--- flow/run.sh ---
#!/bin/bash
# the make line also repeats each setting of config.mk as NAME=value (left out here)
make -C /OpenROAD-flow-scripts/flow DESIGN_CONFIG=/design/flow/config.mk WORK_HOME=/design/flow/orfs CLKGATE_MAP_FILE= finish
--- flow/config.mk ---
export PLATFORM = sky130hd
export DESIGN_NAME = system_bus
export DESIGN_NICKNAME = system_bus
export VERILOG_FILES = /design/flow/design.v
export SDC_FILE = /design/flow/constraint.sdc
export NUM_CORES = 4
export LEC_CHECK = 0
export CAP_MARGIN = 20
export CORE_MARGIN = 2
export CORE_UTILIZATION = 72
export CTS_CLUSTER_SIZE = 28
export PLACE_DENSITY = 0.65
export SLEW_MARGIN = 30
--- flow/constraint.sdc ---
create_clock -name core_clock -period 3.19 [get_ports {clk}]
set_input_delay 0.6380 -clock core_clock [delete_from_list [all_inputs] [get_ports {clk}]]
set_output_delay 0.6380 -clock core_clock [all_outputs]
set_load 0.01 [all_outputs]
--- flow/design.v ---
module system_bus
	#(parameter DATA_WIDTH = 8, 
	parameter ADDR_WIDTH = 14, 
	parameter NO_OF_MASTER = 4, 
	parameter NO_OF_SLAVE = 8,
	parameter [NO_OF_SLAVE*ADDR_WIDTH-1:0] SLAVE_BASE_ADDR = {14'd10, 14'd20, 14'd30, 14'd40, 14'd50, 14'd60, 14'd70, 14'd80}, 
	parameter [NO_OF_SLAVE*ADDR_WIDTH-1:0] SLAVE_END_ADDR = {14'd19, 14'd29, 14'd39, 14'd49, 14'd59, 14'd69, 14'd79, 14'd89}
	) 
	(
	input clk,
	input reset_n,
	input [ADDR_WIDTH*NO_OF_MASTER-1:0]  addr_avm, 
	output [DATA_WIDTH*NO_OF_MASTER-1:0]  readdata_avm,
	input [DATA_WIDTH*NO_OF_MASTER-1:0]  writedata_avm, 
	input [NO_OF_MASTER-1:0]  readen_avm,
	input [NO_OF_MASTER-1:0]  writeen_avm,
	output [NO_OF_MASTER-1:0]  readvalid_avm,
	output [NO_OF_MASTER-1:0]  writevalid_avm,
	input [NO_OF_MASTER-1:0]  waitrequest_avm,
	input [4*NO_OF_MASTER-1:0]priority_no,
	output [ADDR_WIDTH*NO_OF_SLAVE-1:0]  addr_avs,
	input [DATA_WIDTH*NO_OF_SLAVE-1:0]  readdata_avs,
	output [DATA_WIDTH*NO_OF_SLAVE-1:0]  writedata_avs,
	output [NO_OF_SLAVE-1:0]  readen_avs,
	output [NO_OF_SLAVE-1:0]  writeen_avs,
	input [NO_OF_SLAVE-1:0]  readvalid_avs,
	input [NO_OF_SLAVE-1:0]  writevalid_avs,
	output reg [NO_OF_SLAVE-1:0]  waitrequest_avs
	);
	reg [NO_OF_MASTER-1:0] readen_avm_last, writeen_avm_last, readen_avm_reg, writeen_avm_reg;
	reg [NO_OF_MASTER-1:0]  readvalid_avm_reg, readvalid_avm_reg_out, writevalid_avm_reg_out;
	reg [DATA_WIDTH-1:0]  readdata_avm_reg [NO_OF_MASTER-1:0];
	reg [7:0] readvalid_avs_last, writevalid_avs_last;
	reg [DATA_WIDTH-1:0]  readdata_avs_reg [NO_OF_SLAVE-1:0];
	reg [NO_OF_SLAVE-1:0] readvalid_avs_reg;
	reg [NO_OF_SLAVE-1:0] writevalid_avs_reg;
	wire [NO_OF_SLAVE:0] readvalid_avs_reg_x = {1'b0, readvalid_avs_reg};
	wire [NO_OF_SLAVE:0] writevalid_avs_reg_x = {1'b0, writevalid_avs_reg};
	reg [ADDR_WIDTH-1:0] addr_avs_reg [NO_OF_SLAVE-1:0];
	reg [DATA_WIDTH-1:0]  writedata_avs_reg [NO_OF_SLAVE-1:0];
	reg [NO_OF_SLAVE-1:0]  readen_avs_reg, writeen_avs_reg, readen_avs_reg_out, writeen_avs_reg_out;
	wire [ADDR_WIDTH-1:0] addr_avm_wire [NO_OF_MASTER-1:0];
	wire [DATA_WIDTH-1:0] writedata_avm_wire [NO_OF_MASTER-1:0];
	wire [3:0] priority_wire [NO_OF_MASTER-1:0];
	wire [4*NO_OF_MASTER-1:0] priority_no_with_active;
	reg [7:0] free_slaves;
	reg [3:0] last_state_stage_1_2;
	reg [1:0] master_slave_mux_master;
	reg [7:0] slave_master_demux_slave;
	reg [3:0] counter_s_p_master [NO_OF_MASTER-1:0];
	reg [3:0] value_s_p_master [NO_OF_MASTER-1:0];
	reg [7:0] slave_en_flag;
	reg [4:0] s_p_conversion_counter;
	reg [4:0] s_p_conversion_value;
	reg [3:0] s_p_conversion_counter_4;
	reg [3:0] s_p_conversion_value_4;
	reg stage_2_state;
	reg stage_4_state;
	reg [DATA_WIDTH + 2 - 1:0] shift_reg_slave;
	reg [DATA_WIDTH + ADDR_WIDTH + 2-1:0] shift_reg_master;
	reg [3:0] master_enable;
	reg [7:0] last_state_stage_3_4;
	reg [7:0] last_state_stage_3_4_single;
	reg [7:0] slave_active_stage_3;
	wire [31:0] slave_master_priority;
	wire [31:0] slave_master_priority_with_active;
	wire [3:0] master_enable_wire;
	wire m2s_serial_bus,s2m_serial_bus;
	wire [7:0] master_corresponding_slave [3:0];
	wire [3:0] master_active_stage_1;
	reg [3:0] mux_demux_slave_corresponding_master [7:0] ;
	reg [1:0] mux_demux_slave_corresponding_master_2bit [7:0] ;
	reg [2:0] master_corresponding_slave_3bit [NO_OF_MASTER-1:0];
	reg [4:0] counter_s_p_slave [NO_OF_SLAVE-1:0];
	reg [4:0] value_s_p_slave [NO_OF_SLAVE-1:0];
	reg [1:0] state_master_interface [NO_OF_MASTER-1:0];
	reg [1:0] state_slave_interface [NO_OF_SLAVE-1:0];
	reg [7:0] slave_master_mux_slave;
	reg [3:0] slave_master_mux_slave_3b;
	reg [3:0] slave_master_mux_slave_3b_tem;
	reg [3:0] master_releaser_stage;
	reg [7:0] slave_releaser_stage;
	assign master_active_stage_1=(readen_avm_reg | writeen_avm_reg) & (~last_state_stage_1_2) & (~{((master_corresponding_slave[3] & free_slaves) == 8'b0),((master_corresponding_slave[2] & free_slaves) == 8'b0),((master_corresponding_slave[1] & free_slaves) == 8'b0),((master_corresponding_slave[0] & free_slaves) == 8'b0)});
	assign slave_master_priority={priority_wire[mux_demux_slave_corresponding_master_2bit[7]],priority_wire[mux_demux_slave_corresponding_master_2bit[6]],priority_wire[mux_demux_slave_corresponding_master_2bit[5]],priority_wire[mux_demux_slave_corresponding_master_2bit[4]],priority_wire[mux_demux_slave_corresponding_master_2bit[3]],priority_wire[mux_demux_slave_corresponding_master_2bit[2]],priority_wire[mux_demux_slave_corresponding_master_2bit[1]],priority_wire[mux_demux_slave_corresponding_master_2bit[0]]};
	assign readen_avs = readen_avs_reg_out;
	assign writeen_avs = writeen_avs_reg_out;
	assign readvalid_avm=readvalid_avm_reg_out;
	assign writevalid_avm=writevalid_avm_reg_out;
	assign master_enable_wire=master_enable;
	assign m2s_serial_bus=shift_reg_master[DATA_WIDTH + ADDR_WIDTH + 1];
	assign s2m_serial_bus=shift_reg_slave[DATA_WIDTH + 1];
	genvar i, j, k;
	generate
		for ( i=0;i<NO_OF_MASTER;i=i+1)  
			begin : VECTORIZE_INTERFACE_SIGNALS
				assign priority_wire[i]=priority_no[i*4+3:i*4];
				assign addr_avm_wire[i]=addr_avm[(i+1)*ADDR_WIDTH-1:i*ADDR_WIDTH];
				assign writedata_avm_wire[i]=writedata_avm[(i+1)*DATA_WIDTH-1:i*DATA_WIDTH];
			end
		for ( k=0;k<NO_OF_MASTER;k=k+1)  
			begin : ADDRESS_DECODING_0  
				for ( i=0;i<NO_OF_SLAVE;i=i+1)
					begin : ADDRESS_DECODING_1
						assign master_corresponding_slave[k][i]=(addr_avm[ADDR_WIDTH*k-1+ADDR_WIDTH:ADDR_WIDTH*k] >= SLAVE_BASE_ADDR[(i+1)*ADDR_WIDTH-1:i*ADDR_WIDTH])? ((addr_avm[ADDR_WIDTH*k-1+ADDR_WIDTH:ADDR_WIDTH*k] <= SLAVE_END_ADDR[(i+1)*ADDR_WIDTH-1:i*ADDR_WIDTH])? 1'b1:1'b0):1'b0 ;
					end
			end
		for ( i=0;i<NO_OF_MASTER;i=i+1)  
			begin : BIT_CONVERSION_8_3
				always @(*)
					begin
						case(master_corresponding_slave[i])
							8'b00000001:
								begin
									master_corresponding_slave_3bit[i]=3'b000;
								end
							8'b00000010:
								begin
									master_corresponding_slave_3bit[i]=3'b001;
								end
							8'b00000100:
								begin
									master_corresponding_slave_3bit[i]=3'b010;
								end
							8'b00001000:
								begin
									master_corresponding_slave_3bit[i]=3'b011;
								end
							8'b00010000:
								begin
									master_corresponding_slave_3bit[i]=3'b100;
								end
							8'b00100000:
								begin
									master_corresponding_slave_3bit[i]=3'b101;
								end
							8'b01000000:
								begin
									master_corresponding_slave_3bit[i]=3'b110;
								end
							8'b10000000:
								begin
									master_corresponding_slave_3bit[i]=3'b111;
								end
							default:
								begin
									master_corresponding_slave_3bit[i]=3'b00;
								end
						endcase
					end
			end
		for ( i=0;i<NO_OF_MASTER;i=i+1)  
			begin : IDENTIFY_MASTER_REQUEST_DECTING_WITH_EDGE
				always @(posedge clk or negedge reset_n)
					if (~reset_n)
						begin
							readen_avm_reg[i]<=1'b0;
							writeen_avm_reg[i]<=1'b0;
						end
					else
					begin
						case({((~readen_avm_last[i]) & readen_avm[i]), master_releaser_stage[i]})
							2'b10,2'b11:
								begin
									readen_avm_reg[i]<=1'b1;
								end
							2'b01:
								begin
									readen_avm_reg[i]<=1'b0;
								end
							2'b00:
								begin
									readen_avm_reg[i]<=readen_avm_reg[i];
								end
							default:
								begin
									readen_avm_reg[i]<=1'b0;
								end
						endcase
						case({((~writeen_avm_last[i]) & writeen_avm[i]), master_releaser_stage[i]})
							2'b10,2'b11:
								begin
									writeen_avm_reg[i]<=1'b1;
								end
							2'b01:
								begin
									writeen_avm_reg[i]<=1'b0;
								end
							2'b00:
								begin
									writeen_avm_reg[i]<=writeen_avm_reg[i];
								end
							default:
								begin
									writeen_avm_reg[i]<=1'b0;
								end
						endcase
					end
			end
		for ( i=0;i<NO_OF_SLAVE;i=i+1)  
			begin : BIT_CONVERSION_4_2
				always @(*)
					begin
						case(mux_demux_slave_corresponding_master[i])
							4'b0001:
								begin
									mux_demux_slave_corresponding_master_2bit[i]=2'b00;
								end
							4'b0010:
								begin
									mux_demux_slave_corresponding_master_2bit[i]=2'b01;
								end
							4'b0100:
								begin
									mux_demux_slave_corresponding_master_2bit[i]=2'b10;
								end
							4'b1000:
								begin
									mux_demux_slave_corresponding_master_2bit[i]=2'b11;
								end
							default:
								begin
									mux_demux_slave_corresponding_master_2bit[i]=2'b00;
								end
						endcase
					end
			end
		for ( i=0;i<NO_OF_MASTER;i=i+1)  
			begin : DETECT_MASTER_REQUESTS_WITH_PRIORITY
				assign priority_no_with_active[i*4]=priority_no[i*4] & master_active_stage_1[i];
				assign priority_no_with_active[i*4+1]=priority_no[i*4+1] & master_active_stage_1[i];
				assign priority_no_with_active[i*4+2]=priority_no[i*4+2] & master_active_stage_1[i];
				assign priority_no_with_active[i*4+3]=priority_no[i*4+3] & master_active_stage_1[i];
			end
		for ( i=0;i<NO_OF_SLAVE;i=i+1)  
			begin : DETECT_SLAVE_READY_WITH_PRIORITY
				assign slave_master_priority_with_active[i*4]=slave_master_priority[i*4] & slave_active_stage_3[i];
				assign slave_master_priority_with_active[i*4+1]=slave_master_priority[i*4+1] & slave_active_stage_3[i];
				assign slave_master_priority_with_active[i*4+2]=slave_master_priority[i*4+2] & slave_active_stage_3[i];
				assign slave_master_priority_with_active[i*4+3]=slave_master_priority[i*4+3] & slave_active_stage_3[i];
			end
		for (i=0;i<NO_OF_SLAVE;i=i+1)  
			begin : SAMPLE_DATA_FROM_SLAVE_INTERFACE
				assign writedata_avs[(i+1)*DATA_WIDTH-1:i*DATA_WIDTH] = writedata_avs_reg[i];
				assign addr_avs[(i+1)*ADDR_WIDTH-1:i*ADDR_WIDTH]=addr_avs_reg[i]-SLAVE_BASE_ADDR[i];
				always @(posedge clk or negedge reset_n)	
					begin
						if (~reset_n)
							begin
								readvalid_avs_reg[i]<=1'b0;
								writevalid_avs_reg[i]<=1'b0;
								readdata_avs_reg[i]<=8'b0;
								waitrequest_avs[i]<=1'b0;
							end
						else	
							begin
								case ({(readvalid_avs[i] & (~readvalid_avs_last[i])),(writevalid_avs[i] & (~writevalid_avs_last[i]))})
									2'b11:
										begin
											readvalid_avs_reg[i]<=readvalid_avs[i];
											writevalid_avs_reg[i]<=writevalid_avs[i];
											readdata_avs_reg[i]<=readdata_avs[i*8+7:i*8];
											waitrequest_avs[i]<=1'b1;
										end
									2'b10:
										begin
											readvalid_avs_reg[i]<=readvalid_avs[i];
											writevalid_avs_reg[i]<=writevalid_avs[i];
											readdata_avs_reg[i]<=readdata_avs[i*8+7:i*8];
											waitrequest_avs[i]<=1'b1;
										end
									2'b01:
										begin
											readvalid_avs_reg[i]<=readvalid_avs[i];
											writevalid_avs_reg[i]<=writevalid_avs[i];
											readdata_avs_reg[i]<=readdata_avs_reg[i];
											waitrequest_avs[i]<=1'b1;
										end
									2'b00:
										begin
											readvalid_avs_reg[i]<=readvalid_avs_reg[i];
											writevalid_avs_reg[i]<=writevalid_avs_reg[i];
											readdata_avs_reg[i]<=readdata_avs_reg[i];
											waitrequest_avs[i]<=1'b0;
										end
									default:
										begin
											readvalid_avs_reg[i]<=1'b0;
											writevalid_avs_reg[i]<=1'b0;
											readdata_avs_reg[i]<=8'b0;
											waitrequest_avs[i]<=1'b0;
										end
								endcase
							end
					end
			end
		for (j=0;j<NO_OF_SLAVE;j=j+1)  
			begin : SERIAL_TO_PARALLEL_CONVERSION_AT_SLAVE_INTERFACES
				always @(posedge clk or negedge reset_n) 
					begin
						if(~reset_n)
							begin
								counter_s_p_slave[j]<=5'b0;
								value_s_p_slave[j]<=5'b0;	
								state_slave_interface[j]<=2'b0;
								writeen_avs_reg[j] <= 1'b0;
								readen_avs_reg[j] <= 1'b0;
								addr_avs_reg[j]<={ADDR_WIDTH{1'b0}};
								writedata_avs_reg[j]<=8'b0;
								writeen_avs_reg_out[j]<=1'b0;
								readen_avs_reg_out[j] <=1'b0;
							end
						else	
							begin
								case(state_slave_interface[j])
									2'b0:
										begin
											writeen_avs_reg[j] <= writeen_avs_reg[j];
											counter_s_p_slave[j]<=5'b0;
											writedata_avs_reg[j]<=writedata_avs_reg[j];
											addr_avs_reg[j]<=addr_avs_reg[j];
											value_s_p_slave[j]<=value_s_p_slave[j];
											if (slave_en_flag[j])
												begin
													state_slave_interface[j] <=2'b1;
													readen_avs_reg[j] <= m2s_serial_bus;
												end
											else
												begin
													state_slave_interface[j] <=2'b0;
													readen_avs_reg[j] <= 1'b0;
												end
											if (writeen_avs_reg_out[j] & writevalid_avs[j])
												begin
													writeen_avs_reg_out[j]<=1'b0;
												end
											else
												begin
													writeen_avs_reg_out[j]<=writeen_avs_reg_out[j];
												end
											if (readen_avs_reg_out[j] & readvalid_avs[j])
												begin
													readen_avs_reg_out[j] <=1'b0;
												end
											else
												begin
													readen_avs_reg_out[j] <=readen_avs_reg_out[j];
												end		
										end
									2'b01:
										begin
											writeen_avs_reg[j] <= m2s_serial_bus;
											readen_avs_reg[j] <= readen_avs_reg[j];			
											counter_s_p_slave[j]<=5'b0;
											state_slave_interface[j] <=2'b10;			
											writedata_avs_reg[j]<=writedata_avs_reg[j];
											addr_avs_reg[j]<=addr_avs_reg[j];			
											if(readen_avs_reg[j])
												begin
													value_s_p_slave[j]<=ADDR_WIDTH-1'b1;
												end
											else
												begin
													value_s_p_slave[j]<=ADDR_WIDTH+DATA_WIDTH-1'b1;
												end
											if (writeen_avs_reg_out[j] & writevalid_avs[j])
												begin
													writeen_avs_reg_out[j]<=1'b0;
												end
											else
												begin
													writeen_avs_reg_out[j]<=writeen_avs_reg_out[j];
												end
											if (readen_avs_reg_out[j] & readvalid_avs[j])
												begin
													readen_avs_reg_out[j] <=1'b0;
												end
											else
												begin
													readen_avs_reg_out[j] <=readen_avs_reg_out[j];
												end
										end
									2'b10:
										begin
											writeen_avs_reg[j] <= writeen_avs_reg[j];
											readen_avs_reg[j] <= readen_avs_reg[j];
											value_s_p_slave[j]<=value_s_p_slave[j];
											writedata_avs_reg[j]<={writedata_avs_reg[j],addr_avs_reg[j][ADDR_WIDTH-1]};			
											addr_avs_reg[j]<={addr_avs_reg[j],m2s_serial_bus};			
										if(value_s_p_slave[j] == counter_s_p_slave[j] )
											begin
												counter_s_p_slave[j]<=5'd0;
												writeen_avs_reg_out[j]<=writeen_avs_reg[j];
												readen_avs_reg_out[j] <= readen_avs_reg[j];
												state_slave_interface[j] <=2'b0;
											end
										else			
											begin
												counter_s_p_slave[j]<=counter_s_p_slave[j]+5'd1;
												writeen_avs_reg_out[j]<=writeen_avs_reg_out[j];
												readen_avs_reg_out[j] <=readen_avs_reg_out[j];
												state_slave_interface[j] <=2'b10;
											end					
										end
									default:
										begin
											counter_s_p_slave[j]<=5'b0;
											value_s_p_slave[j]<=5'b0;	
											state_slave_interface[j]<=2'b0;
											writeen_avs_reg[j] <= 1'b0;
											readen_avs_reg[j] <= 1'b0;
											addr_avs_reg[j]<={ADDR_WIDTH{1'b0}};
											writedata_avs_reg[j]<=8'b0;
											writeen_avs_reg_out[j]<=1'b0;
											readen_avs_reg_out[j] <=1'b0;
										end		
								endcase
							end
					end
		end
		for (j=0;j<NO_OF_MASTER;j=j+1) 
			begin : SERIAL_TO_PARALLEL_CONVERSION_AT_MASTER_INTERFACES
				assign readdata_avm[(j+1)*DATA_WIDTH-1:j*DATA_WIDTH]=readdata_avm_reg[j];
				always @(posedge clk or negedge reset_n) 
					begin
						if(~reset_n)
							begin
								counter_s_p_master[j]<=4'b0;
								value_s_p_master[j]<=4'b0;	
								state_master_interface[j]<=2'b0;
								readdata_avm_reg[j] <= 8'b0;
								readvalid_avm_reg[j] <= 1'b0;
								readvalid_avm_reg_out[j] <= 1'b0;
								writevalid_avm_reg_out[j] <= 1'b0;
							end
						else	
							begin
								case(state_master_interface[j])
									2'b0:
										begin
											counter_s_p_master[j]<=4'b0;
											value_s_p_master[j]<=value_s_p_master[j];
											readdata_avm_reg[j] <= readdata_avm_reg[j];
											if (master_enable_wire[j])
												begin
													state_master_interface[j] <=2'b1;
												end
											else
												begin
													state_master_interface[j] <=2'b0;
												end
											casex({master_enable_wire[j],(readen_avm[j] | writeen_avm[j] | waitrequest_avm[j])})
												2'b1x:
													begin
														readvalid_avm_reg[j] <= s2m_serial_bus;
														readvalid_avm_reg_out[j] <= 1'b0;
														writevalid_avm_reg_out[j] <= 1'b0;
													end
												2'b01:
													begin
														readvalid_avm_reg[j] <= readvalid_avm_reg[j];
														readvalid_avm_reg_out[j] <= readvalid_avm_reg_out[j];
														writevalid_avm_reg_out[j] <= writevalid_avm_reg_out[j];
													end
												2'b00:
													begin
														readvalid_avm_reg[j] <= 1'b0;
														readvalid_avm_reg_out[j] <= 1'b0;
														writevalid_avm_reg_out[j] <= 1'b0;
													end
												default:
													begin
														readvalid_avm_reg[j] <= 1'b0;
														readvalid_avm_reg_out[j] <= 1'b0;
														writevalid_avm_reg_out[j] <= 1'b0;
													end
											endcase
										end
									2'b01:
										begin
											counter_s_p_master[j]<=4'b0;
											readvalid_avm_reg[j] <= readvalid_avm_reg[j];
											if(readvalid_avm_reg[j])
												begin
													value_s_p_master[j]<=DATA_WIDTH-1'b1;
													state_master_interface[j] <=2'b10;
													writevalid_avm_reg_out[j] <= s2m_serial_bus;
												end
											else													
												begin
													value_s_p_master[j]<=4'd0;
													state_master_interface[j] <=2'b0;
													writevalid_avm_reg_out[j] <= s2m_serial_bus;
												end
											readvalid_avm_reg_out[j] <= 1'b0;
											readdata_avm_reg[j] <= readdata_avm_reg[j];
										end
									2'b10:
										begin
											value_s_p_master[j]<=value_s_p_master[j];
											readvalid_avm_reg[j] <= readvalid_avm_reg[j];
											readdata_avm_reg[j] <= {readdata_avm_reg[j],s2m_serial_bus}; 
											writevalid_avm_reg_out[j] <= 1'b0;
											if(value_s_p_master[j] == counter_s_p_master[j] )
												begin
													counter_s_p_master[j]<=4'd0;
													readvalid_avm_reg_out[j] <= readvalid_avm_reg[j];
													state_master_interface[j] <=2'b0;
												end
											else
												begin
													counter_s_p_master[j]<=counter_s_p_master[j]+4'd1;
													readvalid_avm_reg_out[j] <= 1'b0;
													state_master_interface[j] <=2'b10;
												end	
										end
									default:
										begin
											readdata_avm_reg[j] <= 8'b0;
											counter_s_p_master[j]<=4'b0;
											value_s_p_master[j]<=4'b0;	
											state_master_interface[j]<=2'b0;
											readvalid_avm_reg[j] <= 1'b0;
											readvalid_avm_reg_out[j] <= 1'b0;
											writevalid_avm_reg_out[j] <= 1'b0;
										end
								endcase
							end
					end
		end
	endgenerate
	always @(posedge clk or negedge reset_n)
		begin
			if(~reset_n)
				begin
					readvalid_avs_last<=8'b0;
					writevalid_avs_last<=8'b0;
					readen_avm_last<=8'b0;
					writeen_avm_last<=8'b0;
				end
			else
				begin
					readvalid_avs_last<=readvalid_avs;
					writevalid_avs_last<=writevalid_avs;
					readen_avm_last<=readen_avm;
					writeen_avm_last<=writeen_avm;
				end
		end
	always @(posedge clk or negedge reset_n) 
		begin
			if (~reset_n)
				begin
					master_slave_mux_master <=2'b0;
					slave_master_demux_slave<=8'b0;
					mux_demux_slave_corresponding_master[0] <= 4'b0;
					mux_demux_slave_corresponding_master[1] <= 4'b0;
					mux_demux_slave_corresponding_master[2] <= 4'b0;
					mux_demux_slave_corresponding_master[3] <= 4'b0;
					mux_demux_slave_corresponding_master[4] <= 4'b0;
					mux_demux_slave_corresponding_master[5] <= 4'b0;
					mux_demux_slave_corresponding_master[6] <= 4'b0;
					mux_demux_slave_corresponding_master[7] <= 4'b0;
				end
			else
				begin      
					casex({priority_no_with_active}) 
						16'b1000xxxxxxxxxxxx:
							begin
								master_slave_mux_master <=2'b11;
								slave_master_demux_slave<=master_corresponding_slave[3];
								mux_demux_slave_corresponding_master[master_corresponding_slave_3bit[3]] <= 4'b1000; 
							end
						16'b0xxx1000xxxxxxxx:
							begin
								master_slave_mux_master <=2'b10;
								slave_master_demux_slave<=master_corresponding_slave[2];
								mux_demux_slave_corresponding_master[master_corresponding_slave_3bit[2]] <= 4'b0100;
							end
						16'b0xxx0xxx1000xxxx:
							begin
								master_slave_mux_master <=2'b01;
								slave_master_demux_slave<=master_corresponding_slave[1];
								mux_demux_slave_corresponding_master[master_corresponding_slave_3bit[1]] <= 4'b0010;
							end
						16'b0xxx0xxx0xxx1000:
							begin
								master_slave_mux_master <=2'b0;
								slave_master_demux_slave<=master_corresponding_slave[0];
								mux_demux_slave_corresponding_master[master_corresponding_slave_3bit[0]] <= 4'b0001;
							end
						16'b01000xxx0xxx0xxx:
							begin
								master_slave_mux_master <=2'b11;
								slave_master_demux_slave<=master_corresponding_slave[3];
								mux_demux_slave_corresponding_master[master_corresponding_slave_3bit[3]] <= 4'b1000;
							end
						16'b00xx01000xxx0xxx:
							begin
								master_slave_mux_master <=2'b10;
								slave_master_demux_slave<=master_corresponding_slave[2];
								mux_demux_slave_corresponding_master[master_corresponding_slave_3bit[2]] <= 4'b0100;
							end
						16'b00xx00xx01000xxx:
							begin
								master_slave_mux_master <=2'b01;
								slave_master_demux_slave<=master_corresponding_slave[1];
								mux_demux_slave_corresponding_master[master_corresponding_slave_3bit[1]] <= 4'b0010;
							end
						16'b00xx00xx00xx0100:
							begin
								master_slave_mux_master <=2'b0;
								slave_master_demux_slave<=master_corresponding_slave[0];
								mux_demux_slave_corresponding_master[master_corresponding_slave_3bit[0]] <= 4'b0001;
							end
						16'b001000xx00xx00xx:
							begin
								master_slave_mux_master <=2'b11;
								slave_master_demux_slave<=master_corresponding_slave[3];
								mux_demux_slave_corresponding_master[master_corresponding_slave_3bit[3]] <= 4'b1000;
							end
						16'b000x001000xx00xx:
							begin
								master_slave_mux_master <=2'b10;
								slave_master_demux_slave<=master_corresponding_slave[2];
								mux_demux_slave_corresponding_master[master_corresponding_slave_3bit[2]] <= 4'b0100;
							end
						16'b000x000x001000xx:
							begin
								master_slave_mux_master <=2'b01;
								slave_master_demux_slave<=master_corresponding_slave[1];
								mux_demux_slave_corresponding_master[master_corresponding_slave_3bit[1]] <= 4'b0010;
							end
						16'b000x000x000x0010:
							begin
								master_slave_mux_master <=2'b0;
								slave_master_demux_slave<=master_corresponding_slave[0];
								mux_demux_slave_corresponding_master[master_corresponding_slave_3bit[0]] <= 4'b0001;
							end
						16'b0001000x000x000x:
							begin
								master_slave_mux_master <=2'b11;
								slave_master_demux_slave<=master_corresponding_slave[3];
								mux_demux_slave_corresponding_master[master_corresponding_slave_3bit[3]] <= 4'b1000;
							end
						16'b00000001000x000x:
							begin
								master_slave_mux_master <=2'b10;
								slave_master_demux_slave<=master_corresponding_slave[2];
								mux_demux_slave_corresponding_master[master_corresponding_slave_3bit[2]] <= 4'b0100;
							end
						16'b000000000001000x:
							begin
								master_slave_mux_master <=2'b01;  
								slave_master_demux_slave<=master_corresponding_slave[1];
								mux_demux_slave_corresponding_master[master_corresponding_slave_3bit[1]] <= 4'b0010;
							end
						16'b0000000000000001:
							begin
								master_slave_mux_master <=2'b0;
								slave_master_demux_slave<=master_corresponding_slave[0];
								mux_demux_slave_corresponding_master[master_corresponding_slave_3bit[0]] <= 4'b0001;
							end
						default:
							begin
								master_slave_mux_master <=2'b0;
								slave_master_demux_slave<=8'b0;
							end
					endcase
				end
		end
	always @(posedge clk or negedge reset_n) 
		begin
			if(~reset_n)
				begin
					slave_en_flag <= 8'b0;
					s_p_conversion_counter <= 5'b0;
					s_p_conversion_value<=5'b0;
					shift_reg_master<={(DATA_WIDTH+ADDR_WIDTH+2){1'b0}};
					last_state_stage_1_2<=4'b0;
					stage_2_state<=1'b0;
					free_slaves<=8'hff;
				end
			else
				begin
					case(stage_2_state)
						1'b0:  
							begin
								s_p_conversion_counter <= 5'b0;
								if (writeen_avm[master_slave_mux_master])
									begin
										s_p_conversion_value <= DATA_WIDTH+ADDR_WIDTH+1'b1; 
										shift_reg_master <= {readen_avm[master_slave_mux_master],writeen_avm[master_slave_mux_master] ,writedata_avm_wire[master_slave_mux_master], addr_avm_wire[master_slave_mux_master]};
									end
								else
									begin
										s_p_conversion_value <= ADDR_WIDTH+1'b1;
										shift_reg_master <= {readen_avm[master_slave_mux_master],writeen_avm[master_slave_mux_master] , addr_avm_wire[master_slave_mux_master], {DATA_WIDTH{1'b0}}};
									end
								if(slave_master_demux_slave!=8'b0)  
									begin 
										slave_en_flag <= slave_master_demux_slave;
										last_state_stage_1_2 <= (last_state_stage_1_2 ^ master_releaser_stage) | (1'b1 << master_slave_mux_master);
										stage_2_state <= 1'b1;
										free_slaves <= ((free_slaves|slave_releaser_stage) ^ slave_master_demux_slave);
									end
								else
									begin
										slave_en_flag<=8'b0;
										stage_2_state <= stage_2_state;
										last_state_stage_1_2 <= (last_state_stage_1_2 ^ master_releaser_stage);
										free_slaves <=(free_slaves|slave_releaser_stage);
									end
							end
						1'b1:
							begin
								s_p_conversion_value<=s_p_conversion_value;  
								slave_en_flag<=8'b0;
								last_state_stage_1_2 <= (last_state_stage_1_2 ^ master_releaser_stage);
								free_slaves<=(free_slaves|slave_releaser_stage);
								shift_reg_master<= {shift_reg_master[DATA_WIDTH+ADDR_WIDTH:0],1'b0};
								if(s_p_conversion_counter == s_p_conversion_value)
									begin
										stage_2_state <= 1'b0;
										s_p_conversion_counter <= 5'b0;
									end
								else
									begin
										stage_2_state <= stage_2_state;
										s_p_conversion_counter <= s_p_conversion_counter + 5'b1;
									end
							end
						default:
							begin
								slave_en_flag <= 8'b0;
								s_p_conversion_counter <= 5'b0;
								s_p_conversion_value<=5'b0;
								shift_reg_master<={(DATA_WIDTH+ADDR_WIDTH+2){1'b0}};
								last_state_stage_1_2<=4'b0;
								stage_2_state<=1'b0;
								free_slaves<=8'hff;
							end
					endcase
				end
		end
	always @(posedge clk or negedge reset_n)
		begin 
			if (~reset_n)
				begin
					slave_active_stage_3<=8'b0;
				end
			else
				begin
					slave_active_stage_3<=(slave_active_stage_3|(((~readvalid_avs_last) & readvalid_avs) |  ((~writevalid_avs_last) & writevalid_avs))) & (~last_state_stage_3_4);
				end
		end
	always @(posedge clk or negedge reset_n) 
		begin
			if (~reset_n)
				begin
					slave_master_mux_slave<=8'b0;
					slave_master_mux_slave_3b <= 4'b0;
				end
			else
				begin          
					if ((slave_master_priority_with_active & 32'b11110000000000000000000000000000) == 32'b10000000000000000000000000000000)
						begin
							slave_master_mux_slave<=8'b10000000; slave_master_mux_slave_3b <= 4'b111;
						end
					else if ((slave_master_priority_with_active & 32'b10001111000000000000000000000000) == 32'b00001000000000000000000000000000)
						begin
							slave_master_mux_slave<=8'b01000000; slave_master_mux_slave_3b <= 4'b110;
						end
					else if ((slave_master_priority_with_active & 32'b10001000111100000000000000000000) == 32'b00000000100000000000000000000000)
						begin
							slave_master_mux_slave<=8'b00100000; slave_master_mux_slave_3b <= 4'b101;
						end
					else if ((slave_master_priority_with_active & 32'b10001000100011110000000000000000) == 32'b00000000000010000000000000000000)
						begin
							slave_master_mux_slave<=8'b00010000; slave_master_mux_slave_3b <= 4'b100;
						end
					else if ((slave_master_priority_with_active & 32'b10001000100010001111000000000000) == 32'b00000000000000001000000000000000)
						begin
							slave_master_mux_slave<=8'b00001000; slave_master_mux_slave_3b <= 4'b011;
						end
					else if ((slave_master_priority_with_active & 32'b10001000100010001000111100000000) == 32'b00000000000000000000100000000000)
						begin
							slave_master_mux_slave<=8'b00000100; slave_master_mux_slave_3b <= 4'b010;
						end
					else if ((slave_master_priority_with_active & 32'b10001000100010001000100011110000) == 32'b00000000000000000000000010000000)
						begin
							slave_master_mux_slave<=8'b00000010; slave_master_mux_slave_3b <= 4'b001;
						end
					else if ((slave_master_priority_with_active & 32'b10001000100010001000100010001111) == 32'b00000000000000000000000000001000)
						begin
							slave_master_mux_slave<=8'b00000001; slave_master_mux_slave_3b <= 4'b000;
						end
					else if ((slave_master_priority_with_active & 32'b11111000100010001000100010001000) == 32'b01000000000000000000000000000000)
						begin
							slave_master_mux_slave<=8'b10000000; slave_master_mux_slave_3b <= 4'b111;
						end
					else if ((slave_master_priority_with_active & 32'b11001111100010001000100010001000) == 32'b00000100000000000000000000000000)
						begin
							slave_master_mux_slave<=8'b01000000; slave_master_mux_slave_3b <= 4'b110;
						end
					else if ((slave_master_priority_with_active & 32'b11001100111110001000100010001000) == 32'b00000000010000000000000000000000)
						begin
							slave_master_mux_slave<=8'b00100000; slave_master_mux_slave_3b <= 4'b101;
						end
					else if ((slave_master_priority_with_active & 32'b11001100110011111000100010001000) == 32'b00000000000001000000000000000000)
						begin
							slave_master_mux_slave<=8'b00010000; slave_master_mux_slave_3b <= 4'b100;
						end
					else if ((slave_master_priority_with_active & 32'b11001100110011001111100010001000) == 32'b00000000000000000100000000000000)
						begin
							slave_master_mux_slave<=8'b00001000; slave_master_mux_slave_3b <= 4'b011;
						end
					else if ((slave_master_priority_with_active & 32'b11001100110011001100111110001000) == 32'b00000000000000000000010000000000)
						begin
							slave_master_mux_slave<=8'b00000100; slave_master_mux_slave_3b <= 4'b010;
						end
					else if ((slave_master_priority_with_active & 32'b11001100110011001100110011111000) == 32'b00000000000000000000000001000000)
						begin
							slave_master_mux_slave<=8'b00000010; slave_master_mux_slave_3b <= 4'b001;
						end
					else if ((slave_master_priority_with_active & 32'b11001100110011001100110011001111) == 32'b00000000000000000000000000000100)
						begin
							slave_master_mux_slave<=8'b00000001; slave_master_mux_slave_3b <= 4'b000;
						end
					else if ((slave_master_priority_with_active & 32'b11111100110011001100110011001100) == 32'b00100000000000000000000000000000)
						begin
							slave_master_mux_slave<=8'b10000000; slave_master_mux_slave_3b <= 4'b111;
						end
					else if ((slave_master_priority_with_active & 32'b11101111110011001100110011001100) == 32'b00000010000000000000000000000000)
						begin
							slave_master_mux_slave<=8'b01000000; slave_master_mux_slave_3b <= 4'b110;
						end
					else if ((slave_master_priority_with_active & 32'b11101110111111001100110011001100) == 32'b00000000001000000000000000000000)
						begin
							slave_master_mux_slave<=8'b00100000; slave_master_mux_slave_3b <= 4'b101;
						end
					else if ((slave_master_priority_with_active & 32'b11101110111011111100110011001100) == 32'b00000000000000100000000000000000)
						begin
							slave_master_mux_slave<=8'b00010000; slave_master_mux_slave_3b <= 4'b100;
						end
					else if ((slave_master_priority_with_active & 32'b11101110111011101111110011001100) == 32'b00000000000000000010000000000000)
						begin
							slave_master_mux_slave<=8'b00001000; slave_master_mux_slave_3b <= 4'b011;
						end
					else if ((slave_master_priority_with_active & 32'b11101110111011101110111111001100) == 32'b00000000000000000000001000000000)
						begin
							slave_master_mux_slave<=8'b00000100; slave_master_mux_slave_3b <= 4'b010;
						end
					else if ((slave_master_priority_with_active & 32'b11101110111011101110111011111100) == 32'b00000000000000000000000000100000)
						begin
							slave_master_mux_slave<=8'b00000010; slave_master_mux_slave_3b <= 4'b001;
						end
					else if ((slave_master_priority_with_active & 32'b11101110111011101110111011101111) == 32'b00000000000000000000000000000010)
						begin
							slave_master_mux_slave<=8'b00000001; slave_master_mux_slave_3b <= 4'b000;
						end
					else if ((slave_master_priority_with_active & 32'b11111110111011101110111011101110) == 32'b00010000000000000000000000000000)
						begin
							slave_master_mux_slave<=8'b10000000; slave_master_mux_slave_3b <= 4'b111;
						end
					else if ((slave_master_priority_with_active & 32'b11111111111011101110111011101110) == 32'b00000001000000000000000000000000)
						begin
							slave_master_mux_slave<=8'b01000000; slave_master_mux_slave_3b <= 4'b110;
						end
					else if ((slave_master_priority_with_active & 32'b11111111111111101110111011101110) == 32'b00000000000100000000000000000000)
						begin
							slave_master_mux_slave<=8'b00100000; slave_master_mux_slave_3b <= 4'b101;
						end
					else if ((slave_master_priority_with_active & 32'b11111111111111111110111011101110) == 32'b00000000000000010000000000000000)
						begin
							slave_master_mux_slave<=8'b00010000; slave_master_mux_slave_3b <= 4'b100;
						end
					else if ((slave_master_priority_with_active & 32'b11111111111111111111111011101110) == 32'b00000000000000000001000000000000)
						begin
							slave_master_mux_slave<=8'b00001000; slave_master_mux_slave_3b <= 4'b011;
						end
					else if ((slave_master_priority_with_active & 32'b11111111111111111111111111101110) == 32'b00000000000000000000000100000000)
						begin
							slave_master_mux_slave<=8'b00000100; slave_master_mux_slave_3b <= 4'b010;
						end
					else if ((slave_master_priority_with_active & 32'b11111111111111111111111111111110) == 32'b00000000000000000000000000010000)
						begin
							slave_master_mux_slave<=8'b00000010; slave_master_mux_slave_3b <= 4'b001;
						end
					else if ((slave_master_priority_with_active & 32'b11111111111111111111111111111111) == 32'b00000000000000000000000000000001)
						begin
							slave_master_mux_slave<=8'b00000001; slave_master_mux_slave_3b <= 4'b000;
						end
					else
						begin
							slave_master_mux_slave<=8'b0; slave_master_mux_slave_3b <= 4'b1000;
						end
				end
		end
	always @(posedge clk or negedge reset_n) 
		begin
			if(!reset_n)
				begin
					s_p_conversion_counter_4 <= 4'b0;
					s_p_conversion_value_4 <= 4'b0;
					stage_4_state <= 1'b0;
					shift_reg_slave <= {(DATA_WIDTH + 2){1'b0}}; 
					last_state_stage_3_4<=8'b0;
					last_state_stage_3_4_single<=8'b0;
					master_enable<=4'b0;
					slave_master_mux_slave_3b_tem<=4'b0;
				end
			else
				begin
					case(stage_4_state)
						1'b0:
							begin
								last_state_stage_3_4_single<=8'b0;
								s_p_conversion_counter_4 <= 4'b0;
								if (readvalid_avs_reg_x[slave_master_mux_slave_3b])
									begin
										shift_reg_slave <= {readvalid_avs_reg_x[slave_master_mux_slave_3b], writevalid_avs_reg_x[slave_master_mux_slave_3b], readdata_avs_reg[slave_master_mux_slave_3b]};
										s_p_conversion_value_4 <= DATA_WIDTH+1'b1;
									end
								else
									begin
										shift_reg_slave <= {readvalid_avs_reg_x[slave_master_mux_slave_3b], writevalid_avs_reg_x[slave_master_mux_slave_3b],{DATA_WIDTH{1'b0}}};
										s_p_conversion_value_4 <= 4'd1;
									end
								if(slave_master_mux_slave!=8'b0)
									begin
										stage_4_state <= 1'b1;
										last_state_stage_3_4<=(last_state_stage_3_4^slave_releaser_stage)| (1'b1 << slave_master_mux_slave_3b);
										master_enable<=mux_demux_slave_corresponding_master[slave_master_mux_slave_3b];
									end
								else
									begin
										stage_4_state <= stage_4_state;
										last_state_stage_3_4<=(last_state_stage_3_4^slave_releaser_stage);
										master_enable<=4'b0;
									end
								slave_master_mux_slave_3b_tem<=slave_master_mux_slave_3b;
							end
						1'b1:
							begin
								slave_master_mux_slave_3b_tem<=slave_master_mux_slave_3b_tem;
								master_enable<=4'b0;
								shift_reg_slave[DATA_WIDTH + 1:0] <= {shift_reg_slave[DATA_WIDTH:0],1'b0};
								last_state_stage_3_4<=(last_state_stage_3_4^slave_releaser_stage);
								if(s_p_conversion_counter_4 == s_p_conversion_value_4)
									begin
										stage_4_state <= 1'b0;
										s_p_conversion_counter_4 <= 4'b0;
										last_state_stage_3_4_single<=(1'b1 << slave_master_mux_slave_3b_tem);
									end
								else
									begin
										stage_4_state <= stage_4_state;
										s_p_conversion_counter_4 <= s_p_conversion_counter_4 + 4'b1;
										last_state_stage_3_4_single<=8'b0;
									end
							end
					endcase
				end
		end
		always @(posedge clk or negedge reset_n)  
			begin
				if (~reset_n)
					begin
						master_releaser_stage<=4'b0;
						slave_releaser_stage<=8'b0;
					end
				else
					begin
						case(last_state_stage_3_4_single)
							8'b10000000:
								begin
									master_releaser_stage<=mux_demux_slave_corresponding_master[7];
									slave_releaser_stage<=8'b10000000;
								end
							8'b01000000:
								begin
									master_releaser_stage<=mux_demux_slave_corresponding_master[6];
									slave_releaser_stage<=8'b01000000;
								end
							8'b00100000:
								begin
									master_releaser_stage<=mux_demux_slave_corresponding_master[5];
									slave_releaser_stage<=8'b00100000;
								end
							8'b00010000:
								begin
									master_releaser_stage<=mux_demux_slave_corresponding_master[4];
									slave_releaser_stage<=8'b00010000;
								end
							8'b00001000:
								begin
									master_releaser_stage<=mux_demux_slave_corresponding_master[3];
									slave_releaser_stage<=8'b00001000;
								end
							8'b00000100:
								begin
									master_releaser_stage<=mux_demux_slave_corresponding_master[2];
									slave_releaser_stage<=8'b00000100;
								end
							8'b00000010:
								begin
									master_releaser_stage<=mux_demux_slave_corresponding_master[1];
									slave_releaser_stage<=8'b00000010;
								end
							8'b00000001:
								begin
									master_releaser_stage<=mux_demux_slave_corresponding_master[0];
									slave_releaser_stage<=8'b00000001;
								end
							default:
								begin
									master_releaser_stage<=4'b0;
									slave_releaser_stage<=8'b0;
								end
						endcase		
					end
			end
endmodule
==> impl_metrics.csv, run 1 <==
group,metric,value,unit
logic_synthesis,flop_cell,"dfrtp_1",
die,fp.dieH,214,um
logic_synthesis,ys_cells,3423,
clock_tree,clock_tree.htree_level_count,3,
placed_design,routabilityCongestion,1.14,
logic_synthesis,syn_inst,3423,
logic_synthesis,yosysWarnings,14,
die,fp_util,0.726,
logic_synthesis,xor_area_frac,0.0294,
die,std_cell_rows,77,
logic_synthesis,ys_async_sr_fraction,1.00,
placed_design,numPortBuffers,437,
logic_synthesis,topCombFamilyByArea,"simple AND/OR/NAND/NOR gates",
logic_synthesis,ys_area,31900,um^2
logic_synthesis,synth_flops,660,
logic_synthesis,ys_sh_mux,0.0397,
clock_tree,cts_buffer_depth,3,
die,die_area,46000,um^2
placed_design,dp_hpwl,76000,um
run_status,haltStage,"global routing (5_1_grt)",
die,ios,438,
logic_synthesis,synth_nets,3637,
die,chipWidth,214,um
logic_synthesis,syn_area,31900,um^2
logic_synthesis,synthSimpleGateAreaFrac,0.250,
clock_tree,cts_made_buffers,67,
run_status,status,"stopped before the end",
global_routing,grt.overflow.total,165,
logic_synthesis,common_cells,"845 x nand2_1, 640 x dfrtp_1, 265 x nand3_1",
logic_synthesis,synth.distinct_cells,101,
logic_synthesis,synth.most_common_cell,"nand2_1",
logic_synthesis,topCellsByArea,"dfrtp_1 50%, nand2_1 9.9%, nand3_1 4.2%, o21ai_0 2.7%, nor2_1 2.6%",
logic_synthesis,fa_ha_area_frac,0.00628,
logic_synthesis,yosys.area.top_type,"dfrtp_1",
logic_synthesis,syn_avg_cell_area,9.31,um^2
clock_tree,numClockSinks,660,
run_status,tool.error,"[ERROR GRT-0116] Global routing finished with congestion. Check the congestion regions in the DRC Viewer.",
die,core,43900,um^2
clock_tree,cts-root-buf,"clkbuf_16",
clock_tree,hold_buffers,0,
placed_design,dp_cells,4615,
placed_design,dp_slack,-1.13,ns
logic_synthesis,synth-compound-area-share,0.122,
logic_synthesis,postSynthSeqShare,0.519,
global_routing,grt_use_total,0.788,
logic_synthesis,synth-edff-count,0,
logic_synthesis,yosys.area.top_type_share,0.502,
through the flow:
stage / cell area [um^2] / hold WS [ns] / power [W]
after detailed placement: 39100 / 0.415 / 0.0136
after CTS: 42500 / 0.0340 / 0.0226
after floorplan: 32100 / 0.342 / 0.0117
after global placement: 39100 / 0.404 / 0.0134
routing by layer:
| metal | overflow | global-route usage |
|---|---|---|
| met1 | 1 | 0.774 |
| met2 | 86 | 0.966 |
| met3 | 4 | 0.612 |
| met4 | 73 | 0.853 |
| met5 | 1 | 0.211 |
timing repair:
item                       CTS
pin swaps                   85
cloned                       0
setup endpoints to repair   65
resized                    206
buffers inserted            41
==> run 2: changes to the inputs <==
Settings changed: CAP_MARGIN 20 to 25, CELL_PAD_IN_SITES_DETAIL_PLACEMENT from default to 0, CELL_PAD_IN_SITES_GLOBAL_PLACEMENT from default to 0, CORE_ASPECT_RATIO from default to 0.85, CORE_UTILIZATION 72 to 66, CTS_CLUSTER_SIZE 28 to 42, PLACE_DENSITY 0.65 to default, SLEW_MARGIN 30 to 15.
Clock period 3.19 ns to 3.15 ns, I/O delays scaled along.
==> impl_metrics.csv, run 2 <==
group,metric,value,unit
run_status,status,"stopped before the end",
run_status,haltStage,"global routing (5_1_grt)",
run_status,tool.error,"[ERROR GRT-0232] Routing congestion too high. Check the congestion heatmap in the GUI.",
logic_synthesis,yosys.area.top_type,"dfrtp_1",
die,core,47900,um^2
logic_synthesis,topCombFamilyByArea,"simple AND/OR/NAND/NOR gates",
die,die_area,50100,um^2
logic_synthesis,synth_nets,3637,
logic_synthesis,yosys.area.top_type_share,0.502,
global_routing,grt_use_total,0.762,
logic_synthesis,synth-compound-area-share,0.122,
die,chipWidth,242,um
clock_tree,numClockSinks,660,
placed_design,dp_hpwl,80600,um
clock_tree,cts_buffer_depth,3,
logic_synthesis,common_cells,"845 x nand2_1, 640 x dfrtp_1, 265 x nand3_1",
placed_design,routabilityCongestion,1.04,
logic_synthesis,synth_flops,660,
logic_synthesis,postSynthSeqShare,0.519,
placed_design,numPortBuffers,437,
logic_synthesis,synth-edff-count,0,
logic_synthesis,ys_area,31900,um^2
clock_tree,clock_tree.htree_level_count,2,
logic_synthesis,ys_cells,3423,
logic_synthesis,topCellsByArea,"dfrtp_1 50%, nand2_1 9.9%, nand3_1 4.2%, o21ai_0 2.7%, nor2_1 2.6%",
die,fp.dieH,207,um
logic_synthesis,synth.distinct_cells,101,
placed_design,place_area,39500,um^2
clock_tree,cts_made_buffers,59,
clock_tree,cts-root-buf,"clkbuf_16",
logic_synthesis,synth.most_common_cell,"nand2_1",
logic_synthesis,xor_area_frac,0.0294,
logic_synthesis,ys_async_sr_fraction,1.00,
die,fp_util,0.666,
logic_synthesis,flop_cell,"dfrtp_1",
logic_synthesis,fa_ha_area_frac,0.00628,
logic_synthesis,synthSimpleGateAreaFrac,0.250,
logic_synthesis,syn_avg_cell_area,9.31,um^2
logic_synthesis,yosysWarnings,14,
logic_synthesis,syn_area,31900,um^2
logic_synthesis,syn_inst,3423,
die,ios,438,
die,std_cell_rows,74,
global_routing,grt.overflow.total,126,
logic_synthesis,ys_sh_mux,0.0397,
==> run 2: routing by layer <==
metal / GRT overflow / track usage
met1: 3 / 0.771
met2: 53 / 0.923
met3: 4 / 0.631
met4: 65 / 0.683
met5: 1 / 0.472
==> run 2: metrics by stage <==
stage / worst slack [ns] / utilization / hold WS [ns] / cells
after detailed placement: -1.14 / 0.824 / 0.409 / 4698
after floorplan: -0.211 / - / 0.334 / 3423
after CTS: -0.287 / 0.879 / 0.371 / 4827
after global placement: -1.09 / 0.824 / 0.400 / 4698
==> run 2: what timing repair did <==
action	4_1_cts
setup endpoints to repair	68
pin swaps	38
gates resized	124
hold buffers	1
cloned	1
hold endpoints to repair	23
buffers inserted	18
==> run 3: changes to the inputs <==
Settings changed: CORE_UTILIZATION 66 to 70, CTS_CLUSTER_SIZE 42 to 36, MAX_ROUTING_LAYER from default to met4, PLACE_DENSITY_LB_ADDON from default to 0.09.
Clock period 3.15 ns to 3.86 ns, I/O delays scaled along.
==> impl_metrics.csv, run 3 <==
group,metric,value,unit
logic_synthesis,xor_area_frac,0.0294,
clock_tree,clock_tree.htree_level_count,2,
die,die_area,47300,um^2
global_routing,grt_use_total,0.847,
die,ios,438,
die,chipWidth,235,um
die,std_cell_rows,72,
logic_synthesis,flop_cell,"dfrtp_1",
logic_synthesis,yosysWarnings,14,
logic_synthesis,topCellsByArea,"dfrtp_1 50%, nand2_1 9.9%, nand3_1 4.2%, o21ai_0 2.7%, nor2_1 2.6%",
logic_synthesis,synth.distinct_cells,101,
placed_design,dp_hpwl,80000,um
die,core,45200,um^2
die,fp.dieH,201,um
clock_tree,cts_buffer_depth,3,
logic_synthesis,syn_area,31900,um^2
global_routing,grt.overflow.total,279,
logic_synthesis,synth_nets,3637,
die,fp_util,0.705,
logic_synthesis,synth.most_common_cell,"nand2_1",
logic_synthesis,ys_async_sr_fraction,1.00,
logic_synthesis,ys_sh_mux,0.0397,
logic_synthesis,syn_avg_cell_area,9.31,um^2
logic_synthesis,synth_flops,660,
run_status,tool.error,"[ERROR GRT-0232] Routing congestion too high. Check the congestion heatmap in the GUI.",
logic_synthesis,common_cells,"845 x nand2_1, 640 x dfrtp_1, 265 x nand3_1",
logic_synthesis,syn_inst,3423,
placed_design,numPortBuffers,437,
logic_synthesis,topCombFamilyByArea,"simple AND/OR/NAND/NOR gates",
placed_design,routabilityCongestion,1.10,
logic_synthesis,yosys.area.top_type_share,0.502,
logic_synthesis,synth-compound-area-share,0.122,
logic_synthesis,yosys.area.top_type,"dfrtp_1",
logic_synthesis,fa_ha_area_frac,0.00628,
clock_tree,numClockSinks,660,
logic_synthesis,synthSimpleGateAreaFrac,0.250,
clock_tree,cts-root-buf,"clkbuf_16",
run_status,status,"stopped before the end",
clock_tree,cts_made_buffers,61,
logic_synthesis,ys_area,31900,um^2
logic_synthesis,synth-edff-count,0,
run_status,haltStage,"global routing (5_1_grt)",
logic_synthesis,ys_cells,3423,
logic_synthesis,postSynthSeqShare,0.519,
-- run 3: timing repair --
item                                    4_1_cts
hold endpoints to repair                      0
hold buffers                                  0
endpoints found under the setup margin        5
pin swaps                                     0
resized                                       4
gates cloned                                  0
buffers inserted                              0
-- run 3: layer usage --
metal  track usage  GRT overflow
met1         0.859            29
met2         0.959           119
met3         0.729            37
met4         0.776            94
met5             -             -
-- run 3: metrics by stage --
| step | util | cell area, um^2 | cells | worst slack [ns] | TNS [ns] |
|---|---|---|---|---|---|
| after CTS | 0.897 | 40600 | 4647 | 0.0306 | 0 |
| after floorplan | - | 31900 | 3423 | 0.245 | 0 |
| after detailed placement | 0.849 | 38400 | 4534 | -0.621 | -19.16 |
| after global placement | 0.849 | 38400 | 4532 | -0.515 | -15.72 |
==> run 4: changes to the inputs <==
Settings changed: CORE_UTILIZATION 70 to 62, CTS_CLUSTER_SIZE 36 to 72, MAX_ROUTING_LAYER met4 to default, PLACE_DENSITY_LB_ADDON 0.09 to default.
Clock period 3.86 ns to 3.13 ns, I/O delays scaled along.
==> impl_metrics.csv, run 4 <==
group,metric,value,unit
route,drc_errors,0,
global_routing,grt_use_total,0.422,
worst_setup_path,r2r_start,"free_slaves[5]",
worst_setup_path,r2r_end,"mux_demux_slave_corresponding_master[3][2]",
pwr,clock_power_share,0.360,
worst_setup_path,cp.arrival,3.90,ns
die,chipWidth,250,um
pwr,switching_share,0.302,
pwr,power_density,529,nW/um^2
clock_tree,cts_made_buffers,60,
pwr,p_total,0.0227,W
logic_synthesis,flop_cell,"dfrtp_1",
cells_and_area,post-route-util,0.845,
route,vias,31500,
pwr,irDropWorstVdd,0.000523,V
logic_synthesis,xor_area_frac,0.0294,
pwr,p_clk,0.00817,W
logic_synthesis,topCombFamilyByArea,"simple AND/OR/NAND/NOR gates",
logic_synthesis,ys_cells,3423,
timing,fin_crit,3.40,ns
run,warnings,32,
route,dr.pass1.iters,10,
logic_synthesis,synth.distinct_cells,101,
logic_synthesis,syn_area,31900,um^2
cells_and_area,fillers,2535,
global_routing,grt_pass1_wl,176000,um
worst_setup_path,cpMostUsedCell,"buf_4",
pwr,p_sw,0.00687,W
placed_design,dp_hpwl,76700,um
die,fp_util,0.628,
logic_synthesis,postSynthSeqShare,0.519,
route,wire_per_inst,23.6,um
cells_and_area,nets,4376,
logic_synthesis,synth_flops,660,
logic_synthesis,ys_sh_mux,0.0397,
timing,fin_crit_sh,1.09,
logic_synthesis,topCellsByArea,"dfrtp_1 50%, nand2_1 9.9%, nand3_1 4.2%, o21ai_0 2.7%, nor2_1 2.6%",
worst_setup_path,cp_top_family,"AND-OR/OR-AND gates",
placed_design,routabilityCongestion,0.985,
timing,finalHoldViolations,0,
pwr,internal_power,0.0158,W
die,core,50800,um^2
logic_synthesis,common_cells,"845 x nand2_1, 640 x dfrtp_1, 265 x nand3_1",
worst_setup_path,cp_data_required_time,3.63,ns
logic_synthesis,synth_nets,3637,
run_status,status,"failed layout checks",
logic_synthesis,ys_async_sr_fraction,1.00,
logic_synthesis,syn_avg_cell_area,9.31,um^2
timing,tightest_slew,1.04,ns
pwr,seqPwrFrac,0.436,
die,die_area,53300,um^2
timing,relSlewSlack,0.304,
logic_synthesis,yosys.area.top_type,"dfrtp_1",
run,maxCapViolations,0,
worst_setup_path,critical_path_class,"flip-flop to flip-flop",
pwr,powerComb,0.00463,W
timing,layout_setup_ws,-0.268,ns
logic_synthesis,synth-compound-area-share,0.122,
logic_synthesis,synth.most_common_cell,"nand2_1",
timing,tns,-6.83,ns
clock_tree,tritoncts,"done",
placed_design,numPortBuffers,437,
clock_tree,cts_buffer_depth,3,
logic_synthesis,syn_inst,3423,
hold_path,worstHoldStart,"last_state_stage_3_4[7]",
worst_setup_path,cp_num_cells,12,
worst_setup_path,crit_end,"mux_demux_slave_corresponding_master[3][2]",
hold_path,hold_path_depth,1,
die,std_cell_rows,76,
global_routing,grt_pass1_vias,31200,
route,drt_iter0_markers,3765,
clock_tree,cts-root-buf,"clkbuf_16",
die,fp.dieH,213,um
worst_setup_path,crit_chain,"buf_4, inv_1, o221a_1, o211ai_1, and3_2, a21o_1, o32a_1, buf_4, a2bb2oi_4, nor2_4, a221oi_4, mux2_4",
worst_setup_path,path_buffers,3,
worst_setup_path,cp-start-kind,"flip-flop",
pwr,share_comb_of_total_power,0.204,
logic_synthesis,synthSimpleGateAreaFrac,0.250,
worst_setup_path,critPathLaunch,"free_slaves[5]",
worst_setup_path,critPathCaptureType,"flip-flop",
timing,skew,0.0588,ns
pwr,powerSeq,0.00991,W
route,via_per_inst,6.46,
global_routing,grt.overflow.total,0,
global_routing,grt_start_max_net_pins,98,
worst_setup_path,rrSetupSlack,-0.27,ns
worst_setup_path,slowest_stage,"dfstp_2",
clock_tree,clkTransAtPathRegs,0.07,ns
timing,rsz0062_at_grt,"yes",
hold_path,min_to,"slave_active_stage_3[7]",
clock_tree,numClockSinks,660,
timing,fmax,0.294,GHz
route,routed_wl,115000,um
pwr,power.group.top,"registers",
hold_path,hp-class,"flip-flop to flip-flop",
logic_synthesis,ys_area,31900,um^2
clock_tree,clock_tree.htree_level_count,2,
timing,slew_viol_final,0,
worst_setup_path,crit_path_max_incr_delay,0.66,ns
die,ios,438,
logic_synthesis,yosys.area.top_type_share,0.502,
route,ant_nets,0,
worst_setup_path,worstPathMaxFanout,5,
worst_setup_path,worstRegToRegCells,12,
timing,holdWs,0.407,ns
logic_synthesis,fa_ha_area_frac,0.00628,
logic_synthesis,yosysWarnings,14,
run_status,so_faults,"negative setup slack",
clock_tree,worstSkewPairLatency,0.67,ns
timing,setup_viol,45,
logic_synthesis,synth-edff-count,0,
placed_design,dp_slack,-1.11,ns
pwr,p_leak,20.5,nW
global_routing,antenna_found_initial,6,
cells_and_area,area.growth.synth_to_final,34.6,%
[run 4: what timing repair did]
item	in CTS	in global routing
resized	172	68
pin swaps	64	41
setup endpoints to repair	63	55
endpoints found under the hold margin	37	0
hold buffers	1	0
buffers inserted	38	17
[run 4: metrics by stage]
stage / cells / area, um^2
2_1_floorplan: 3423 / 32100
3_3_place_gp: 4706 / 39500
3_5_place_dp: 4706 / 39500
4_1_cts: 4857 / 42500
5_1_grt: 4877 / 42900
6_report: 4877 / 42900
[run 4: cell type report]
cell class,instances,area [um^2],share of cell area
Inverter,93,349,0.00813
Multi-Input combinational cell,2487,15100,0.353
Clock buffer,84,1720,0.0401
Antenna cell,1,2.50,0.0000583
Timing Repair Buffer,860,7870,0.183
Tap cell,663,830,0.0193
Sequential cell,660,16600,0.386
Clock inverter,29,447,0.0104
[run 4: layer usage]
metal  vias to the layer above  part of all wire  GRT usage  wire (um)
met1                     15400              0.38      0.556      43500
met5                         -           0.00059          0         68
met4                         8             0.049      0.189       5660
li1                      13300                 -          -          -
met2                      2206              0.47      0.685      54300
met3                       509              0.10     0.0878      11800
==> run 5: changes to the inputs <==
Settings changed: ABC_AREA from default to 1, CAP_MARGIN 25 to 20, CELL_PAD_IN_SITES_GLOBAL_PLACEMENT 0 to default, CORE_ASPECT_RATIO 0.85 to default, CORE_UTILIZATION 62 to 23, CTS_CLUSTER_SIZE 72 to default, GPL_ROUTABILITY_DRIVEN from default to 0, GPL_TIMING_DRIVEN from default to 0, HOLD_SLACK_MARGIN from default to 0.27, MAX_ROUTING_LAYER from default to met4, MIN_ROUTING_LAYER from default to met1, PLACE_DENSITY from default to 0.6, SETUP_SLACK_MARGIN from default to 0.15, SLEW_MARGIN 15 to 20, TNS_END_PERCENT from default to 10.
Clock period 3.13 ns to 6.91 ns, I/O delays scaled along.
==> impl_metrics.csv, run 5 <==
group,metric,value,unit
worst_setup_path,cp_data_required_time,5.53,ns
route,wire_per_inst,18.1,um
logic_synthesis,ys_cells,4150,
cells_and_area,fillers,15300,
die,chipWidth,388,um
clock_tree,cts_setup_buffers,0,
run,maxCapViolations,0,
route,dr.pass1.iters,6,
timing,fin_crit,4.48,ns
timing,fin_crit_sh,0.648,
clock_tree,cts_made_buffers,73,
worst_setup_path,cp-start-kind,"flip-flop",
timing,skew,0.0312,ns
logic_synthesis,xor_area_frac,0.0241,
pwr,share_comb_of_total_power,0.112,
logic_synthesis,ys_area,33900,um^2
logic_synthesis,syn_inst,4150,
logic_synthesis,synth_nets,4364,
timing,fmax,0.223,GHz
worst_setup_path,cpMostUsedCell,"nor3_1",
worst_setup_path,path_buffers,1,
timing,rsz0062_at_grt,"no",
clock_tree,cts-root-buf,"clkbuf_16",
hold_path,hold_path_depth,1,
global_routing,grt_pass1_wl,183000,um
pwr,irDropWorstVdd,0.000161,V
pwr,powerComb,0.00104,W
placed_design,dp_hpwl,93400,um
pwr,power.group.top,"registers",
worst_setup_path,crit_end,"addr_avs[69]",
die,fp_util,0.232,
clock_tree,clock_tree.htree_level_count,3,
logic_synthesis,synth.distinct_cells,64,
route,drc_errors,0,
worst_setup_path,critical_path_class,"flip-flop to primary output",
die,ios,438,
logic_synthesis,ys_sh_mux,0.0160,
logic_synthesis,fa_ha_area_frac,0.00591,
logic_synthesis,topCellsByArea,"dfrtp_1 47%, nand2_1 7.8%, inv_1 5.8%, nand3_1 5.6%, o21ai_0 5.1%",
worst_setup_path,critPathCaptureType,"primary output",
worst_setup_path,worstPathMaxFanout,5,
route,routed_wl,120000,um
hold_path,hp-class,"flip-flop to flip-flop",
pwr,p_leak,19.4,nW
clock_tree,post_cts_resized,0,
worst_setup_path,rrSetupSlack,3.32,ns
logic_synthesis,synth.most_common_cell,"nand2_1",
worst_setup_path,worstRegToRegCells,15,
logic_synthesis,postSynthSeqShare,0.489,
pwr,switching_share,0.269,
pwr,p_sw,0.00251,W
route,drt_iter0_markers,2639,
global_routing,grt_pass1_vias,30600,
logic_synthesis,synthSimpleGateAreaFrac,0.263,
clock_tree,tritoncts,"done",
logic_synthesis,yosysWarnings,14,
logic_synthesis,synth-compound-area-share,0.122,
cells_and_area,area.growth.synth_to_final,28.3,%
worst_setup_path,slowest_stage,"clkdlybuf4s50_1",
pwr,seqPwrFrac,0.449,
run,warnings,26,
clock_tree,numClockSinks,660,
die,die_area,150000,um^2
logic_synthesis,yosys.area.top_type_share,0.473,
die,fp.dieH,388,um
worst_setup_path,crit_path_max_incr_delay,0.56,ns
hold_path,worstHoldStart,"slave_en_flag[1]",
timing,finalHoldViolations,0,
timing,tns,0,ns
worst_setup_path,cp_num_cells,9,
pwr,internal_power,0.00681,W
placed_design,numPortBuffers,428,
clock_tree,cts_buffer_depth,3,
logic_synthesis,synth-edff-count,0,
worst_setup_path,r2r_start,"mux_demux_slave_corresponding_master[7][1]",
route,vias,31700,
logic_synthesis,flop_cell,"dfrtp_1",
worst_setup_path,cp.arrival,3.09,ns
logic_synthesis,topCombFamilyByArea,"simple AND/OR/NAND/NOR gates",
route,ant_nets,0,
run_status,status,"complete, no violations",
cells_and_area,nets,4880,
hold_path,min_to,"state_slave_interface[1][0]",
timing,setup_viol,0,
pwr,powerSeq,0.00418,W
pwr,p_clk,0.00409,W
route,via_per_inst,4.75,
pwr,power_density,214,nW/um^2
timing,tightest_slew,1.02,ns
logic_synthesis,synth_flops,660,
pwr,p_total,0.00931,W
logic_synthesis,syn_avg_cell_area,8.16,um^2
logic_synthesis,ys_async_sr_fraction,1.00,
global_routing,antenna_found_initial,34,
clock_tree,clkTransAtPathRegs,0.06,ns
clock_tree,worstSkewPairLatency,0.65,ns
worst_setup_path,cp_top_family,"simple AND/OR/NAND/NOR gates",
clock_tree,hold_buffers,0,
logic_synthesis,common_cells,"704 x nand2_1, 640 x dfrtp_1, 523 x inv_1",
worst_setup_path,crit_chain,"nor2_1, nand2_1, nor3_1, nand3_1, nor3_1, nand3_1, nor3_1, xor2_1, clkdlybuf4s50_1",
logic_synthesis,yosys.area.top_type,"dfrtp_1",
worst_setup_path,r2r_end,"slave_master_mux_slave_3b[3]",
die,core,146000,um^2
logic_synthesis,syn_area,33900,um^2
global_routing,grt_start_max_net_pins,88,
global_routing,grt_use_total,0.160,
die,std_cell_rows,140,
timing,slew_viol_final,0,
timing,relSlewSlack,0.315,
worst_setup_path,critPathLaunch,"addr_avs_reg[4][2]",
global_routing,grt.overflow.total,0,
pwr,clock_power_share,0.440,
run 5: per-stage QoR:
stage	util	hold WS, ns	cells	area (um^2)	worst slack, ns
6_report	0.298	0.411	6674	43400	2.43
5_1_grt	0.298	0.426	6671	43400	2.08
4_1_cts	0.297	0.414	6642	43400	2.36
3_5_place_dp	0.280	0.406	6508	40800	2.18
3_3_place_gp	0.278	0.403	6495	40500	-25.93
2_1_floorplan	-	0.391	4150	33900	3.48
run 5: layout make-up:
class	instances	area (um^2)	area share
Sequential cell	660	16500	0.381
Multi-Input combinational cell	2780	14600	0.337
Timing Repair Buffer	441	4570	0.105
Tap cell	1917	2400	0.0552
Inverter	564	2120	0.0488
Clock buffer	105	2120	0.0488
Buffer	146	594	0.0137
Clock inverter	29	394	0.00907
Antenna cell	32	80.1	0.00184
run 5: routing by layer:
| layer | up-vias | part of all wire | track usage |
|---|---|---|---|
| li1 | 15000 | - | - |
| met3 | 249 | 0.077 | 0.0362 |
| met5 | - | 0 | - |
| met2 | 1200 | 0.48 | 0.263 |
| met1 | 15200 | 0.40 | 0.191 |
| met4 | 0 | 0.039 | 0.0631 |
Power and IR drop assume default switching activity.
